== v33 ==
## Cfu
module Cfu (
    input               cmd_valid,
    output              cmd_ready,
    input      [9:0]    cmd_payload_function_id,
    input      [31:0]   cmd_payload_inputs_0,
    input      [31:0]   cmd_payload_inputs_1,
    output reg          rsp_valid,
    input               rsp_ready,
    output reg [31:0]   rsp_payload_outputs_0,
    input               reset,
    input               clk
);
    wire signed [15:0] prod_0, prod_1, prod_2, prod_3;
    assign prod_0 = ($signed(cmd_payload_inputs_0[7:0])) * $signed(cmd_payload_inputs_1[7:0]);
    assign prod_1 = ($signed(cmd_payload_inputs_0[15:8])) * $signed(cmd_payload_inputs_1[15:8]);
    assign prod_2 = ($signed(cmd_payload_inputs_0[23:16])) * $signed(cmd_payload_inputs_1[23:16]);
    assign prod_3 = ($signed(cmd_payload_inputs_0[31:24])) * $signed(cmd_payload_inputs_1[31:24]);
    wire signed [31:0] sum_prods;
    assign sum_prods = prod_0 + prod_1 + prod_2 + prod_3;
    assign cmd_ready = ~rsp_valid;   
    always @(posedge clk) begin
        if (reset) begin
            rsp_payload_outputs_0 <= 32'b0;
            rsp_valid <= 1'b0;
        end else if (rsp_valid) begin
                rsp_valid <= ~rsp_ready;
            end else if (cmd_valid) begin
                    rsp_valid <= 1'b1;
                    rsp_payload_outputs_0 <= |cmd_payload_function_id[9:3]
                        ? 32'b0
                        : rsp_payload_outputs_0 + sum_prods;
                end
            end
endmodule
export LEC_CHECK = 0
export CAP_MARGIN = 20
export CORE_MARGIN = 2
export CORE_UTILIZATION = 72
export CTS_CLUSTER_DIAMETER = 388
export CTS_CLUSTER_SIZE = 10
export HOLD_SLACK_MARGIN = 0.3
export PLACE_DENSITY = 0.36
export SLEW_MARGIN = 20
create_clock -name core_clock -period 5.45 [get_ports {clk}]
run.sh (not shown) runs the stock make flow with config.mk's settings and CLKGATE_MAP_FILE=.
Status(v33) = ERROR, stage = global routing
The inputs of v1 differ from those of v33 as listed below.
Settings: CTS_CLUSTER_SIZE: 10 -> 31; PLACE_DENSITY: 0.36 -> unset; CTS_CLUSTER_DIAMETER: 388 -> unset; CORE_UTILIZATION: 72 -> 68; HOLD_SLACK_MARGIN: 0.3 -> unset; the clock period (ns, I/O delays scaled along): 5.45 -> 8.64.
Results
- The die used by v1 is larger than the one used by v33.
- Detailed placer's ending HPWL: v1 vs v33 down 5700 um
- Status for v1 and v33: no clean run
- v1: complete, dirty (negative setup slack)
- Per the comparison of v1 with v33, adder-cell share of the synthesized area barely changed, post-synthesis mux area share barely changed.
#### Input delta (v30 over v1)
Settings: removing CTS_CLUSTER_SIZE (formerly 31); changing CORE_UTILIZATION from 68 to 59; changing the clock period (ns, I/O delays scaled along) from 8.64 to 9.78.
## What came out
- [flow] v30 | stages: complete | final checks: fail | reason: negative setup slack
- Taking v1 as the reference point, the number of global-route vias before repair of v30 falls by 1,197.
- v1 has higher share of the final layout cell area in multi-input gates than v30.
- Of v1 and v30, the run reporting the higher utilization was v1.
- Comparing v30 with v1, the maximum number of pins on one net before global-route repair came out essentially unchanged.
- v1 has a lower critical path depth than v30.
- Lower setup slack at placement among v1 and v30: v1
- Looking at non-clock buffer total of the final layout across v1 and v30, the one that comes out lower is v30.
- Launch point of the critical path: cmd_payload_inputs_1[18] -> v1, cmd_payload_inputs_0[31] -> v30
- v30 ends up with a total wire length that is 20% lower than in v1.

---

## v29
The RTL this note starts from:
==> flow/design.v <==
module Cfu (
    input               cmd_valid,
    output              cmd_ready,
    input      [9:0]    cmd_payload_function_id,
    input      [31:0]   cmd_payload_inputs_0,
    input      [31:0]   cmd_payload_inputs_1,
    output reg          rsp_valid,
    input               rsp_ready,
    output reg [31:0]   rsp_payload_outputs_0,
    input               reset,
    input               clk
);
    wire signed [15:0] prod_0, prod_1, prod_2, prod_3;
    assign prod_0 = ($signed(cmd_payload_inputs_0[7:0])) * $signed(cmd_payload_inputs_1[7:0]);
    assign prod_1 = ($signed(cmd_payload_inputs_0[15:8])) * $signed(cmd_payload_inputs_1[15:8]);
    assign prod_2 = ($signed(cmd_payload_inputs_0[23:16])) * $signed(cmd_payload_inputs_1[23:16]);
    assign prod_3 = ($signed(cmd_payload_inputs_0[31:24])) * $signed(cmd_payload_inputs_1[31:24]);
    wire signed [31:0] sum_prods;
    assign sum_prods = prod_0 + prod_1 + prod_2 + prod_3;
    assign cmd_ready = ~rsp_valid;   
    always @(posedge clk) begin
        if (reset) begin
            rsp_payload_outputs_0 <= 32'b0;
            rsp_valid <= 1'b0;
        end else if (rsp_valid) begin
                rsp_valid <= ~rsp_ready;
            end else if (cmd_valid) begin
                    rsp_valid <= 1'b1;
                    rsp_payload_outputs_0 <= |cmd_payload_function_id[9:3]
                        ? 32'b0
                        : rsp_payload_outputs_0 + sum_prods;
                end
            end
endmodule
clock: 19.3 ns
lec_check: 0
cap_margin: 20
cell_pad_in_sites_detail_placement: 1
core_aspect_ratio: 0.52
core_margin: 5
core_utilization: 17
cts_cluster_diameter: 215
cts_cluster_size: 63
gpl_routability_driven: 1
gpl_timing_driven: 0
hold_slack_margin: 0.26
max_routing_layer: met4
min_routing_layer: met1
place_density: 0.72
slew_margin: 40
tns_end_percent: 90
Input changes introduced in v32 (baseline for comparison: v29):
Settings: clearing GPL_ROUTABILITY_DRIVEN, which used to be 1; clearing PLACE_DENSITY, which used to be 0.72; clearing HOLD_SLACK_MARGIN, which used to be 0.26; clearing CELL_PAD_IN_SITES_DETAIL_PLACEMENT, which used to be 1; swapping 40 for 20 in SLEW_MARGIN; clearing TNS_END_PERCENT, which used to be 90; clearing MAX_ROUTING_LAYER, which used to be met4; clearing CORE_ASPECT_RATIO, which used to be 0.52; swapping 17 for 40 in CORE_UTILIZATION; clearing GPL_TIMING_DRIVEN, which used to be 0; clearing CTS_CLUSTER_DIAMETER, which used to be 215; clearing MIN_ROUTING_LAYER, which used to be met1; clearing CTS_CLUSTER_SIZE, which used to be 63; swapping 5 for 2 in CORE_MARGIN; swapping 19.3 for 12.0 in the clock period (ns, I/O delays scaled along).
==> results <==
In v32, the first-iteration DRC count came out 282 below the value in v29.
Count of antenna diodes in the layout in v32 vs v29: down 16
Sort v32 and v29 by via count of the first global-routing pass, ascending, and v32 comes first.
Against v29, number of standard cells in the layout, taps in and fillers out in v32 fell by more than 10%.
v32 -> v29: count of instances resized after the clock tree is built flat
Non-clock buffer count: v32 < v29
Here is what was changed in the inputs of v55 compared with v32.
Settings: setting HOLD_SLACK_MARGIN to 0.23 for the first time; setting MAX_ROUTING_LAYER to met4 for the first time; setting GPL_TIMING_DRIVEN to 0 for the first time.
==> comparison <==
Of v55 and v32, v55 shows the higher relative area of clock buffers and inverters in the final design, with v32 below it. Compared v55 vs v32, and clock period minus final worst setup slack is up in v55. Of v55 and v32, the run reporting the higher number of clock buffers in the layout was v32. [compare] base=v32 new=v55: global-route usage went up by 0.56 points, wire length of the first global-routing pass was more or less identical. Compared with v32, in v55 total routed wirelength increased about 0.9%.
